== v39 ==
==> flow/design.v (excerpt) <==
module conv(
           input Aclk,
           input rst,
           input [7:0] Xin,
           input [7:0] Kin,
           output reg [7:0] Rout,
           output reg result_done
       );
reg [7:0] pattern [9-1:0];
reg [4:0] daddr;
wire pattern_done;
reg [7:0] kernel [4-1:0];
reg [4:0] kaddr;
wire kernel_done;
reg [7:0] result [4-1:0];
reg [4:0] out_cnt;
integer i;
assign pattern_done = (daddr-1>=9) ? 1'd1 : 1'd0;
always@(posedge Aclk)
begin
    if(rst)
    begin
        for(i=0;i<9;i=i+1)
        begin
            pattern[i] <= 7'd0;
        end
        daddr <= 5'd1;   
    end
    else
    begin
        if(pattern_done)
        begin
            pattern[daddr] <= pattern[daddr];
            daddr <= daddr;
        end
        else
        begin
            pattern[daddr-1] <= Xin;
            daddr <= daddr + 5'd1;
        end
    end
end
assign kernel_done = (kaddr-1>=4) ? 1'd1 : 1'd0;
always@(posedge Aclk)
begin
    if(rst)
    begin
        for(i=0;i<4;i=i+1)
        begin
            kernel[i] <= 7'd0;
        end
        kaddr <= 5'd1;
    end
    else
    begin
        if(kernel_done)
        begin
            kernel[kaddr] <= kernel[kaddr];
            kaddr <= kaddr;
  ...
For scale: ~130 flip-flops, ~21,000 sq um of cells after synthesis.
export LEC_CHECK = 0
export CAP_MARGIN = 20
export CORE_MARGIN = 2
export CORE_UTILIZATION = 64
export SETUP_SLACK_MARGIN = 1.85
export SLEW_MARGIN = 20
create_clock -name core_clock -period 6.99 [get_ports {Aclk}]
run.sh (not shown) runs the stock make flow with config.mk's settings and CLKGATE_MAP_FILE=.
Setup changes, v39 to v1
- a change of CORE_UTILIZATION from 64 to 65
- a deleted SETUP_SLACK_MARGIN that had been 1.85
- a change of the clock period (ns, I/O delays scaled along) from 6.99 to 6.45
### Flow results
Although it ran to completion, v1 produced a layout that fails the final checks because of negative setup slack.
v39 | stages: all done | timing, DRC, antenna: all pass
Relative to v39, v1 degrades cell area.
Lower wire length per cell goes to v1 over v39.
Of v39 and v1, the run reporting the higher first-iteration DRC count was v39.
v1 vs v39 — via count of the first global-routing pass dropped 0.84%.
Final critical-path required period came out higher on v1 than on v39.
Worst hold slack on v1 is behind v39.
Compared with v39, in v1 sequential cell area share went down, least setup slack across all paths after layout went down.
The following lists how v45 was set up differently from v1:
- swapping 65 for 58 in CORE_UTILIZATION
- putting ABC_AREA at 1 where nothing was set
- swapping 6.45 for 8.23 in the clock period (ns, I/O delays scaled along)
Results
- v45 was carried through to the last stage, and its layout satisfied the timing, DRC and antenna checks.
- Worst setup slack: v45 better than v1
- Per the comparison of v45 with v1, share of the cycle needed by the critical path after routing has decreased; pin count of the biggest net entering global routing went down.

---

try-tundra:
The RTL this note starts from:
==> flow/design.v <==
`timescale 1ns/100ps
module conv(
           input Aclk,
           input rst,
           input [7:0] Xin,
           input [7:0] Kin,
           output reg [7:0] Rout,
           output reg result_done
       );
reg [7:0] pattern [9-1:0];
reg [4:0] daddr;
wire pattern_done;
reg [7:0] kernel [4-1:0];
reg [4:0] kaddr;
wire kernel_done;
reg [7:0] result [4-1:0];
reg [4:0] out_cnt;
integer i;
assign pattern_done = (daddr-1>=9) ? 1'd1 : 1'd0;
always@(posedge Aclk)
begin
    if(rst)
    begin
        for(i=0;i<9;i=i+1)
        begin
            pattern[i] <= 7'd0;
        end
        daddr <= 5'd1;   
    end
    else
    begin
        if(pattern_done)
        begin
            pattern[daddr] <= pattern[daddr];
            daddr <= daddr;
        end
        else
        begin
            pattern[daddr-1] <= Xin;
            daddr <= daddr + 5'd1;
        end
    end
end
assign kernel_done = (kaddr-1>=4) ? 1'd1 : 1'd0;
always@(posedge Aclk)
begin
    if(rst)
    begin
        for(i=0;i<4;i=i+1)
        begin
            kernel[i] <= 7'd0;
        end
        kaddr <= 5'd1;
    end
    else
    begin
        if(kernel_done)
        begin
            kernel[kaddr] <= kernel[kaddr];
            kaddr <= kaddr;
        end
        else
        begin
            kernel[kaddr-1] <= Kin;
            kaddr <= kaddr + 5'd1;
        end
    end
end
always@(*)
begin
    if(rst)
    begin
        for(i=0;i<4;i=i+1)
        begin
            result[i] = 7'd0;
        end
    end
    else
    begin
        if(pattern_done & kernel_done)
        begin
            result[0] = pattern[0]*kernel[0] + pattern[1]*kernel[1] + pattern[3]*kernel[2] + pattern[4]*kernel[3];
            result[1] = pattern[1]*kernel[0] + pattern[2]*kernel[1] + pattern[4]*kernel[2] + pattern[5]*kernel[3];
            result[2] = pattern[3]*kernel[0] + pattern[4]*kernel[1] + pattern[6]*kernel[2] + pattern[7]*kernel[3];
            result[3] = pattern[4]*kernel[0] + pattern[5]*kernel[1] + pattern[7]*kernel[2] + pattern[8]*kernel[3];
        end
        else
        begin
            for(i=0;i<4;i=i+1)
            begin
                result[i] = 7'd0;
            end
        end
    end
end
always@(posedge Aclk)
begin
    if(rst)
    begin
        result_done <= 1'd0;
    end
    else
    begin
        if(pattern_done & kernel_done)
        begin
            result_done <= 1'd1;
        end
        else
        begin
            result_done <= result_done;
        end
    end
end
always@(posedge Aclk)
begin
    if(rst)
    begin
        Rout <= 7'd0;
        out_cnt <= 5'd1;
    end
    else
    begin
        if(pattern_done & kernel_done)
        begin
            out_cnt <= out_cnt + 5'd1;
            Rout <= result[out_cnt-1];
        end
        else
        begin
            out_cnt <= 5'd1;
            Rout <= 5'd0;
        end
    end
end
endmodule
Settings: LEC_CHECK=0, CAP_MARGIN=5, CELL_PAD_IN_SITES_DETAIL_PLACEMENT=1, CORE_ASPECT_RATIO=0.64, CORE_MARGIN=8, CORE_UTILIZATION=29, CTS_CLUSTER_DIAMETER=345, CTS_CLUSTER_SIZE=14, GPL_ROUTABILITY_DRIVEN=0, GPL_TIMING_DRIVEN=0, HOLD_SLACK_MARGIN=0.15, MIN_ROUTING_LAYER=met1, PLACE_DENSITY_LB_ADDON=0.07, SETUP_SLACK_MARGIN=-0.57, SLEW_MARGIN=20, TNS_END_PERCENT=90; clock period 8.99 ns.
STATUS run=try-tundra STAGES=ALL_DONE FINAL_CHECKS=FAILED CAUSE=setup timing
Edits applied to the flow inputs when going from try-tundra to try-maple:
- swapping 29 for 63 in CORE_UTILIZATION
- clearing CELL_PAD_IN_SITES_DETAIL_PLACEMENT, which used to be 1
- clearing GPL_TIMING_DRIVEN, which used to be 0
- swapping 8 for 2 in CORE_MARGIN
- swapping 5 for 20 in CAP_MARGIN
- clearing TNS_END_PERCENT, which used to be 90
- clearing CTS_CLUSTER_DIAMETER, which used to be 345
- clearing CORE_ASPECT_RATIO, which used to be 0.64
- clearing GPL_ROUTABILITY_DRIVEN, which used to be 0
- clearing HOLD_SLACK_MARGIN, which used to be 0.15
- clearing PLACE_DENSITY_LB_ADDON, which used to be 0.07
- clearing MIN_ROUTING_LAYER, which used to be met1
- clearing SETUP_SLACK_MARGIN, which used to be -0.57
- clearing CTS_CLUSTER_SIZE, which used to be 14
- swapping 8.99 for 4.36 in the clock period (ns, I/O delays scaled along)
--- outcome ---
try-maple -> stages 100% | layout checks FAIL | setup timing
Sort try-maple and try-tundra by post-detailed-routing wire length asc -> top: try-maple
Setup slack: try-maple less than try-tundra
Compared with try-tundra, try-maple shows a filler cell count that is about 70% lower.
try-maple ended with more utilization than try-tundra.
[inputs] try-quartz vs try-maple
- changing CORE_UTILIZATION from 63 to 21
- setting ABC_AREA to 1 for the first time
- changing the clock period (ns, I/O delays scaled along) from 4.36 to 10.0
Across try-maple and try-quartz, a clean result was obtained everywhere but in try-maple. Nothing crashed in try-maple and all stages finished; the problem is that the final layout failed, the offending checks being setup timing. Synthesized cell count (try-quartz vs. try-maple) increases by more than a quarter. The higher die outline height came out of try-quartz. Between try-maple and try-quartz, endpoint arrival time on the critical path is higher for try-quartz, try-maple comes in under that. try-quartz ends up with a depth of the worst register-to-register path that is 29% higher than in try-maple. From try-maple to try-quartz the numbers moved as follows: ratio of final minimum period to clock period decreased 82 points, clock buffer and inverter area fraction after layout went up 0.17 points. Between try-quartz and try-maple, it is try-quartz whose final area is higher, by 0.46%. Utilization, try-maple and try-quartz, lower one = try-quartz. Worst setup slack: try-quartz > try-maple. try-maple has lower wire length than try-quartz. Of try-maple and try-quartz, the lower path length in cells of the critical path belongs to try-maple.

---

// conv: RTL as listed in full above, without the edits since
clock: 6.55 ns
lec_check: 0
cap_margin: 20
core_margin: 2
core_utilization: 72
cts_cluster_size: 77
place_density_lb_addon: 0.0
setup_slack_margin: 1.89
slew_margin: 20
tns_end_percent: 40
The first run completed and failed the layout checks on setup timing.
Then changed:
--- a/flow/config.mk
+++ b/flow/config.mk
@@ -13 +13 @@
-export SETUP_SLACK_MARGIN = 1.89
+export SETUP_SLACK_MARGIN = 0.9
The new run reached the layout checks and failed them: setup timing. Routed wire length barely changes. Global-route usage grows by 0.77 points. Non-clock buffer count grows by 2. Final area stays flat. Die size stays the same. Setup slack is worse by 0.039 ns. Hold slack is better by 0.014 ns. Sequential share of layout area hardly moves.
Then changed:
--- a/flow/config.mk
+++ b/flow/config.mk
@@ -10,4 +10 @@
-export CORE_UTILIZATION = 72
-export CTS_CLUSTER_SIZE = 77
-export PLACE_DENSITY_LB_ADDON = 0.0
-export SETUP_SLACK_MARGIN = 0.9
+export CORE_UTILIZATION = 26
@@ -15 +11,0 @@
-export TNS_END_PERCENT = 40
==> flow/constraint.sdc (replaced) <==
create_clock -name core_clock -period 15.1 [get_ports {Aclk}]
set_input_delay 3.0200 -clock core_clock [delete_from_list [all_inputs] [get_ports {Aclk}]]
set_output_delay 3.0200 -clock core_clock [all_outputs]
set_load 0.01 [all_outputs]
Result: The changed run finished with timing, DRC and antenna clean. Maximum frequency fell by 10%. Core utilization drops by 55 points. Cell area fell by 4.2%. Clock-buffer cell count increases by 2. Die size grows to 2.7 times its value. Worst setup slack gets better by 7.8 ns. Routed wire length falls by 4.2%.
Then changed:
--- a/flow/config.mk
+++ b/flow/config.mk
@@ -10 +10,2 @@
-export CORE_UTILIZATION = 26
+export CORE_UTILIZATION = 66
+export CTS_CLUSTER_SIZE = 32
==> flow/constraint.sdc (replaced) <==
create_clock -name core_clock -period 5.93 [get_ports {Aclk}]
set_input_delay 1.1860 -clock core_clock [delete_from_list [all_inputs] [get_ports {Aclk}]]
set_output_delay 1.1860 -clock core_clock [all_outputs]
set_load 0.01 [all_outputs]
Result: With this change the flow completed, yet does not pass: setup timing. Die size came out lower by 60%. Critical path depth does not change. Core utilization is higher by 49 points. Global-route usage climbs by 24 points. Setup slack degrades by 8.4 ns.
